Setup of run 1:
==> flow/design.v <==
module pe (
    input clk, en,
    input      [7:0] a, b,
    output reg [15:0] out
);
    always @(posedge clk) begin
        if (en) begin
            out <= a*b;
        end else begin  
            out <= 0;
        end
    end
endmodule
module cu_engine (
    input  clk, nrst,
    input  [71:0] filter, 
    input  [23:0] data_in,
    input  [ 8:0] pe_en_ctrl,
    output [15:0] pe_out
);
    reg [23:0] dff [0:1];
    wire [143:0] psum;
    pe pe00 (.clk(clk), .en(pe_en_ctrl[0]), .a(data_in[ 7: 0]), .b(filter[ 7: 0]), .out(psum[15: 0]));
    pe pe10 (.clk(clk), .en(pe_en_ctrl[1]), .a(data_in[15: 8]), .b(filter[15: 8]), .out(psum[31:16]));
    pe pe20 (.clk(clk), .en(pe_en_ctrl[2]), .a(data_in[23:16]), .b(filter[23:16]), .out(psum[47:32]));
    pe pe01 (.clk(clk), .en(pe_en_ctrl[3]), .a(dff[0][ 7: 0]), .b(filter[31:24]), .out(psum[63:48]));
    pe pe11 (.clk(clk), .en(pe_en_ctrl[4]), .a(dff[0][15: 8]), .b(filter[39:32]), .out(psum[79:64]));
    pe pe21 (.clk(clk), .en(pe_en_ctrl[5]), .a(dff[0][23:16]), .b(filter[47:40]), .out(psum[95:80]));
    pe pe02 (.clk(clk), .en(pe_en_ctrl[6]), .a(dff[1][ 7: 0]), .b(filter[55:48]), .out(psum[111: 96]));
    pe pe12 (.clk(clk), .en(pe_en_ctrl[7]), .a(dff[1][15: 8]), .b(filter[63:56]), .out(psum[127:112]));
    pe pe22 (.clk(clk), .en(pe_en_ctrl[8]), .a(dff[1][23:16]), .b(filter[71:64]), .out(psum[143:128]));
    always @(posedge clk) begin
        if (!nrst) begin
            dff[0] <= 0;
            dff[1] <= 0;
        end else begin
            dff[0] <= data_in;
            dff[1] <= dff[0]; 
        end
    end
    assign pe_out = psum[15:0] + psum[31:16] + psum[47:32] + psum[63:48] + psum[79:64] + psum[95:80] + psum[111:96] + psum[127:112] + psum[143:128];
endmodule
clock: 3.6 ns
lec_check: 0
abc_area: 1
cap_margin: 20
core_margin: 2
core_utilization: 71
cts_cluster_diameter: 400
cts_cluster_size: 100
place_density: 0.37
slew_margin: 20
tns_end_percent: 10
run.sh (not shown) runs the stock make flow with config.mk's settings and CLKGATE_MAP_FILE=.
Run 1 finished every stage; the final checks, however, were not passed, the failures being setup timing.
Inputs modified between run 1 and run 2:
- removing TNS_END_PERCENT (formerly 10)
- changing CTS_CLUSTER_SIZE from 100 to 98
- changing CORE_UTILIZATION from 71 to 66
- removing ABC_AREA (formerly 1)
- changing CTS_CLUSTER_DIAMETER from 400 to 148
- removing PLACE_DENSITY (formerly 0.37)
- changing the clock period (ns, I/O delays scaled along) from 3.6 to 6.2
--- outcome ---
- Looking at the reports, run 2 completed the entire flow and the layout it produced met the timing, DRC and antenna checks.
- Run 1: flow complete, layout not clean; failing: setup timing
- The lower number of cells in the yosys synthesis report of run 2 and run 1 is in run 2.
- For the area fraction in full adders, half adders and majority gates, run 2 came in 2.8 points higher than run 1 did.
- When the final numbers for run 2 and run 1 were put side by side, the global-route usage turned out to be greater in run 1.
- Of run 2 and run 1, the higher met1 capacity usage during global routing belongs to run 1.
- Run 1 vs run 2, end of the critical path: pe_out[9] vs pe_out[14]
- Summary: with run 1 as the reference, width of the chip in run 2 moved up slightly.
--- input diff run 2..run 3 ---
- setting TNS_END_PERCENT to 35 for the first time
- changing CTS_CLUSTER_DIAMETER from 148 to 334
- changing CORE_UTILIZATION from 66 to 40
[summary]
The standard cells in run 3 occupy more silicon area than those in run 2 do. Summary of the comparison: final routed wire length divided by cell count is lower in run 3, relative to run 2. Taking run 2 as the reference, in run 3 final worst-path setup slack now sits higher, transition time of the tightest slew-check pin saw a decrease, routing usage on met2 now smaller, via count of the first global-routing pass rose by about 1.2%, worst hold slack decreased 0.012 ns. Compared to run 2, run 3 leaves more free space in the core. Every stage of the flow completed for run 3, and the final layout passed the timing, DRC and antenna checks.

========
RTL: the design.v shown in full above, as it stands there.
==> flow/config.mk <==
export PLATFORM = sky130hd
export DESIGN_NAME = cu_engine
export DESIGN_NICKNAME = cu_engine
export VERILOG_FILES = /design/flow/design.v
export SDC_FILE = /design/flow/constraint.sdc
export NUM_CORES = 4
export LEC_CHECK = 0
export ABC_AREA = 1
export CAP_MARGIN = 20
export CORE_MARGIN = 2
export CORE_UTILIZATION = 71
export CTS_CLUSTER_SIZE = 100
export PLACE_DENSITY = 0.37
export SLEW_MARGIN = 20
==> flow/constraint.sdc <==
create_clock -name core_clock -period 5.02 [get_ports {clk}]
set_input_delay 1.0040 -clock core_clock [delete_from_list [all_inputs] [get_ports {clk}]]
set_output_delay 1.0040 -clock core_clock [all_outputs]
set_load 0.01 [all_outputs]
The starting point finished with negative setup slack left.
Change:
ABC_AREA = default   (was 1)
CORE_UTILIZATION = 40   (was 71)
CTS_CLUSTER_SIZE = default   (was 100)
PLACE_DENSITY = default   (was 0.37)
clock period = 6.07 ns   (was 5.02 ns; I/O delays follow)
Effect:
- With this change the flow went through all stages and came out clean
- final cell count came out lower by 16%
- final area came out lower by about 9%
- clock skew stays flat
- synthesized cell count decreases by 26%
- wire length drops by about 13%
- worst setup slack improved by 0.48 ns
- global-route usage falls by 16 points
- sequential cell count does not change
- via count decreases by about 22%
Change:
CORE_MARGIN = 9   (was 2)
PLACE_DENSITY_LB_ADDON = 0.07   (was default)
clock period = 6.2 ns   (was 6.07 ns; I/O delays follow)
Outcome:
- The changed run finished clean
- core utilization is about the same
- setup slack gets better by 0.015 ns
- register-to-register slack is better by 0.13 ns
- non-clock buffer count drops by 9
- final area barely changes
- sequential cell count does not change
Change:
ABC_AREA = 1   (was default)
CELL_PAD_IN_SITES_GLOBAL_PLACEMENT = 3   (was default)
CTS_CLUSTER_DIAMETER = 275   (was default)
CTS_CLUSTER_SIZE = 53   (was default)
GPL_TIMING_DRIVEN = 0   (was default)
HOLD_SLACK_MARGIN = 0.11   (was default)
MIN_ROUTING_LAYER = met2   (was default)
SLEW_MARGIN = 10   (was 20)
The new run went through all stages and came out clean.
First-iteration DRC count goes up to 5.8 times its value.
Worst setup slack gets worse by 0.0093 ns.
Flip-flop count does not change.
Global-route usage goes up by 11 points.
Die area goes up by about 6%.
Routed wire length goes up by 18%.
Synthesized cell count goes up by 34%.
Utilization goes down by 1.7 points.

========
Starts from the design.v that is shown in full above.
make LEC_CHECK=0 CAP_MARGIN=20 CORE_MARGIN=2 CORE_UTILIZATION=70 CTS_CLUSTER_DIAMETER=360 CTS_CLUSTER_SIZE=36 SETUP_SLACK_MARGIN=-0.33 SLEW_MARGIN=20 TNS_END_PERCENT=5 finish   # period 3.47 ns
The starting point finished but fails on setup timing.
Edit:
CORE_UTILIZATION = 66   (was 70)
CTS_CLUSTER_DIAMETER = not set   (was 360)
CTS_CLUSTER_SIZE = not set   (was 36)
SETUP_SLACK_MARGIN = not set   (was -0.33)
TNS_END_PERCENT = not set   (was 5)
clock period = 5.08 ns   (was 3.47 ns; I/O delays follow)
After rerunning:
- The new run completed and failed the layout checks on setup timing
- sequential share of layout area climbs by 0.60 points
- count of clock-buffer cells in the layout does not change
- synthesized cell count does not change
- via count drops by 8.1%
- die area rises by 5.9%
- synthesized area does not change
Edit:
CTS_CLUSTER_DIAMETER = 148   (was not set)
CTS_CLUSTER_SIZE = 98   (was not set)
PLACE_DENSITY = 0.42   (was not set)
SETUP_SLACK_MARGIN = -0.6   (was not set)
clock period = 6.2 ns   (was 5.08 ns; I/O delays follow)
Result: The new run ran to the end with violations: setup timing. Critical path depth went down by 3. Setup slack improved by 410 ps. Clock skew went up by 4.3 ps. Hold slack improved by 4.6 ps. Wire length went down by 6.4%. Register-to-register slack improved by 1000 ps. Global-route usage went down by 1.2 points.
Edit:
CORE_UTILIZATION = 44   (was 66)
CTS_CLUSTER_DIAMETER = not set   (was 148)
CTS_CLUSTER_SIZE = not set   (was 98)
PLACE_DENSITY = not set   (was 0.42)
SETUP_SLACK_MARGIN = not set   (was -0.6)
clock period = 6.07 ns   (was 6.2 ns; I/O delays follow)
Result: The changed run went through all stages and came out clean; sequential share of layout area fell by 0.22 points; cell area grows by 1.7%; area after synthesis does not change; routed wire length is higher by 4.9%; die area went up by 49%.

========
// cu_engine: RTL as listed in full above, without the edits since
Settings: LEC_CHECK=0, ABC_AREA=0, CAP_MARGIN=25, CELL_PAD_IN_SITES_GLOBAL_PLACEMENT=3, CORE_MARGIN=2, CORE_UTILIZATION=40, CTS_CLUSTER_DIAMETER=83, GPL_TIMING_DRIVEN=0, HOLD_SLACK_MARGIN=0.1, MIN_ROUTING_LAYER=met2, SLEW_MARGIN=20, TNS_END_PERCENT=80; clock period 5.24 ns.
The baseline ran to the end with violations: setup timing.
Change:
Settings changed: ABC_AREA 0 to not set, CAP_MARGIN 25 to 20, CELL_PAD_IN_SITES_GLOBAL_PLACEMENT 3 to not set, CORE_UTILIZATION 40 to 65, CTS_CLUSTER_DIAMETER 83 to not set, GPL_TIMING_DRIVEN 0 to not set, HOLD_SLACK_MARGIN 0.1 to not set, MAX_ROUTING_LAYER set to met4, MIN_ROUTING_LAYER met2 to not set, TNS_END_PERCENT 80 to not set.
Clock period 5.24 ns to 5.19 ns, I/O delays scaled along.
Effect: The changed run completed, yet does not pass: setup timing; design area grows by a few percent; register-to-register slack is better by 0.03 ns; setup slack gains 0.19 ns; core utilization went up by 32 points; via count decreases by about a fifth; global-route usage came out higher by 0.24 points; clock skew is about the same; routed wire length fell by roughly a tenth.
Change:
Settings changed: CORE_UTILIZATION 65 to 72, CTS_CLUSTER_SIZE set to 50, PLACE_DENSITY set to 0.67, SETUP_SLACK_MARGIN set to 0.61.
Clock period 5.19 ns to 3.49 ns, I/O delays scaled along.
=> This time the run ended with an error in global routing (5_1_grt) with GRT-0116. Die area decreases by 9.5%. Synthesized area stays the same. Synthesized cell count is unchanged.
Change:
Settings changed: HOLD_SLACK_MARGIN set to -0.09, PLACE_DENSITY 0.67 to not set, PLACE_DENSITY_LB_ADDON set to 0.0, SETUP_SLACK_MARGIN 0.61 to not set.
Clock period 3.49 ns to 5.11 ns, I/O delays scaled along.
=>
- The new run produced a layout that fails on setup timing
- area after synthesis does not change
- die area is unchanged
- synthesized cell count is unchanged
Change:
Settings changed: CORE_UTILIZATION 72 to 51, CTS_CLUSTER_SIZE 50 to not set, HOLD_SLACK_MARGIN -0.09 to not set, MAX_ROUTING_LAYER met4 to not set, PLACE_DENSITY_LB_ADDON 0.0 to not set.
Clock period 5.11 ns to 5.78 ns, I/O delays scaled along.
The new run completed and failed the layout checks on setup timing.
Final cell count climbs by about 1.3%.
Sequential share of layout area went up by 0.53 points.
Count of clock-buffer cells in the layout went down by 2.
First-iteration DRC count shrinks by about 33%.
Wire length drops by 11%.
Final area went down by about 4.3%.
Setup slack improved by 0.60 ns.
Synthesized cell count stays the same.
Synthesized area does not change.

========
Starts from the design.v that is shown in full above.
make LEC_CHECK=0 CAP_MARGIN=0 CORE_MARGIN=2 CORE_UTILIZATION=70 CTS_CLUSTER_DIAMETER=360 CTS_CLUSTER_SIZE=36 HOLD_SLACK_MARGIN=0.29 SETUP_SLACK_MARGIN=-0.33 SLEW_MARGIN=20 TNS_END_PERCENT=5 finish   # period 3.47 ns
The starting point completed and failed the layout checks on negative setup slack.
Change:
--- a/flow/config.mk
+++ b/flow/config.mk
@@ -8 +8,3 @@
-export CAP_MARGIN = 0
+export ABC_AREA = 0
+export CAP_MARGIN = 20
+export CORE_ASPECT_RATIO = 0.5
@@ -10,5 +12,6 @@
-export CORE_UTILIZATION = 70
-export CTS_CLUSTER_DIAMETER = 360
-export CTS_CLUSTER_SIZE = 36
-export HOLD_SLACK_MARGIN = 0.29
-export SETUP_SLACK_MARGIN = -0.33
+export CORE_UTILIZATION = 72
+export CTS_CLUSTER_DIAMETER = 374
+export CTS_CLUSTER_SIZE = 99
+export HOLD_SLACK_MARGIN = -0.04
+export PLACE_DENSITY = 0.35
+export SETUP_SLACK_MARGIN = -0.19
After rerunning: The changed run finished with negative setup slack left; count of clock-buffer cells in the layout falls by 1; via count rises by a few percent; die area falls by a few percent; hold slack loses 0.10 ns; wire length rises by about a fifth.
Change:
--- a/flow/config.mk
+++ b/flow/config.mk
@@ -8 +8 @@
-export ABC_AREA = 0
+export ABC_AREA = 1
@@ -10 +9,0 @@
-export CORE_ASPECT_RATIO = 0.5
@@ -13,5 +12,2 @@
-export CTS_CLUSTER_DIAMETER = 374
-export CTS_CLUSTER_SIZE = 99
-export HOLD_SLACK_MARGIN = -0.04
-export PLACE_DENSITY = 0.35
-export SETUP_SLACK_MARGIN = -0.19
+export PLACE_DENSITY = 0.36
+export SETUP_SLACK_MARGIN = 1.22
==> flow/constraint.sdc (replaced) <==
create_clock -name core_clock -period 4.39 [get_ports {clk}]
set_input_delay 0.8780 -clock core_clock [delete_from_list [all_inputs] [get_ports {clk}]]
set_output_delay 0.8780 -clock core_clock [all_outputs]
set_load 0.01 [all_outputs]
Effect:
- The changed run finished with negative setup slack left
- design area goes up by 3.7%
- clock skew stays flat
- setup slack is better by 1.2 ns

========
// cu_engine: RTL as listed in full above, without the edits since
==> flow/config.mk <==
export PLATFORM = sky130hd
export DESIGN_NAME = cu_engine
export DESIGN_NICKNAME = cu_engine
export VERILOG_FILES = /design/flow/design.v
export SDC_FILE = /design/flow/constraint.sdc
export NUM_CORES = 4
export LEC_CHECK = 0
export ABC_AREA = 1
export CAP_MARGIN = 20
export CELL_PAD_IN_SITES_DETAIL_PLACEMENT = 0
export CELL_PAD_IN_SITES_GLOBAL_PLACEMENT = 3
export CORE_ASPECT_RATIO = 0.91
export CORE_MARGIN = 2
export CORE_UTILIZATION = 16
export CTS_CLUSTER_DIAMETER = 222
export CTS_CLUSTER_SIZE = 98
export GPL_ROUTABILITY_DRIVEN = 0
export GPL_TIMING_DRIVEN = 0
export MAX_ROUTING_LAYER = met5
export MIN_ROUTING_LAYER = met1
export SETUP_SLACK_MARGIN = 0.59
export SLEW_MARGIN = 0
export TNS_END_PERCENT = 15
==> flow/constraint.sdc <==
create_clock -name core_clock -period 3.55 [get_ports {clk}]
set_input_delay 0.7100 -clock core_clock [delete_from_list [all_inputs] [get_ports {clk}]]
set_output_delay 0.7100 -clock core_clock [all_outputs]
set_load 0.01 [all_outputs]
The starting point finished but fails on negative setup slack.
Then changed:
Settings changed: CELL_PAD_IN_SITES_DETAIL_PLACEMENT 0 to not set, CELL_PAD_IN_SITES_GLOBAL_PLACEMENT 3 to not set, CORE_ASPECT_RATIO 0.91 to not set, CORE_UTILIZATION 16 to 72, CTS_CLUSTER_DIAMETER 222 to not set, CTS_CLUSTER_SIZE 98 to not set, GPL_TIMING_DRIVEN 0 to not set, MAX_ROUTING_LAYER met5 to not set, MIN_ROUTING_LAYER met1 to not set, SETUP_SLACK_MARGIN 0.59 to not set, SLEW_MARGIN 0 to 20, TNS_END_PERCENT 15 to 10.
Clock period 3.55 ns to 3.7 ns, I/O delays scaled along.
After rerunning: The new run finished but failed the layout checks on negative setup slack. Area after synthesis stays the same. Global-route usage came out higher by 31 points. Worst setup slack degrades by 95 ps. Routed wire length is higher by about 0.3%. Worst hold slack is better by 180 ps. Non-clock buffer count rose by 327. Cell count decreases by 23%.

========
// cu_engine: RTL as listed in full above, without the edits since
clock: 6.2 ns
lec_check: 0
abc_area: 1
cap_margin: 20
core_margin: 9
core_utilization: 40
cts_cluster_diameter: 275
hold_slack_margin: 0.11
min_routing_layer: met2
place_density_lb_addon: 0.07
slew_margin: 10
The starting point went through all stages and came out clean.
==> next run, changes <==
ABC_AREA = not set   (was 1)
CORE_MARGIN = 2   (was 9)
CORE_UTILIZATION = 50   (was 40)
CTS_CLUSTER_DIAMETER = 148   (was 275)
CTS_CLUSTER_SIZE = 98   (was not set)
HOLD_SLACK_MARGIN = not set   (was 0.11)
MIN_ROUTING_LAYER = not set   (was met2)
PLACE_DENSITY = 0.42   (was not set)
PLACE_DENSITY_LB_ADDON = not set   (was 0.07)
SLEW_MARGIN = 20   (was 10)
Effect: The new run produced a clean layout; wire length falls by about a fifth; area after synthesis falls by a few percent; fmax is about the same; utilization rises by 12 points; global-route usage falls by 4.9 points; first-iteration DRC count falls by well over a third.
==> next run, changes <==
CORE_UTILIZATION = 11   (was 50)
CTS_CLUSTER_DIAMETER = not set   (was 148)
CTS_CLUSTER_SIZE = not set   (was 98)
PLACE_DENSITY = not set   (was 0.42)
clock period = 7.95 ns   (was 6.2 ns; I/O delays follow)
What happened: Via count grows by a few percent. Wire length grows by a quarter to a third. Final area grows by roughly a tenth. Count of clock-buffer cells in the layout grows by 1. Cell count grows by well over a third. Die area grows to 4.5 times its value. Utilization shrinks by 43 points.
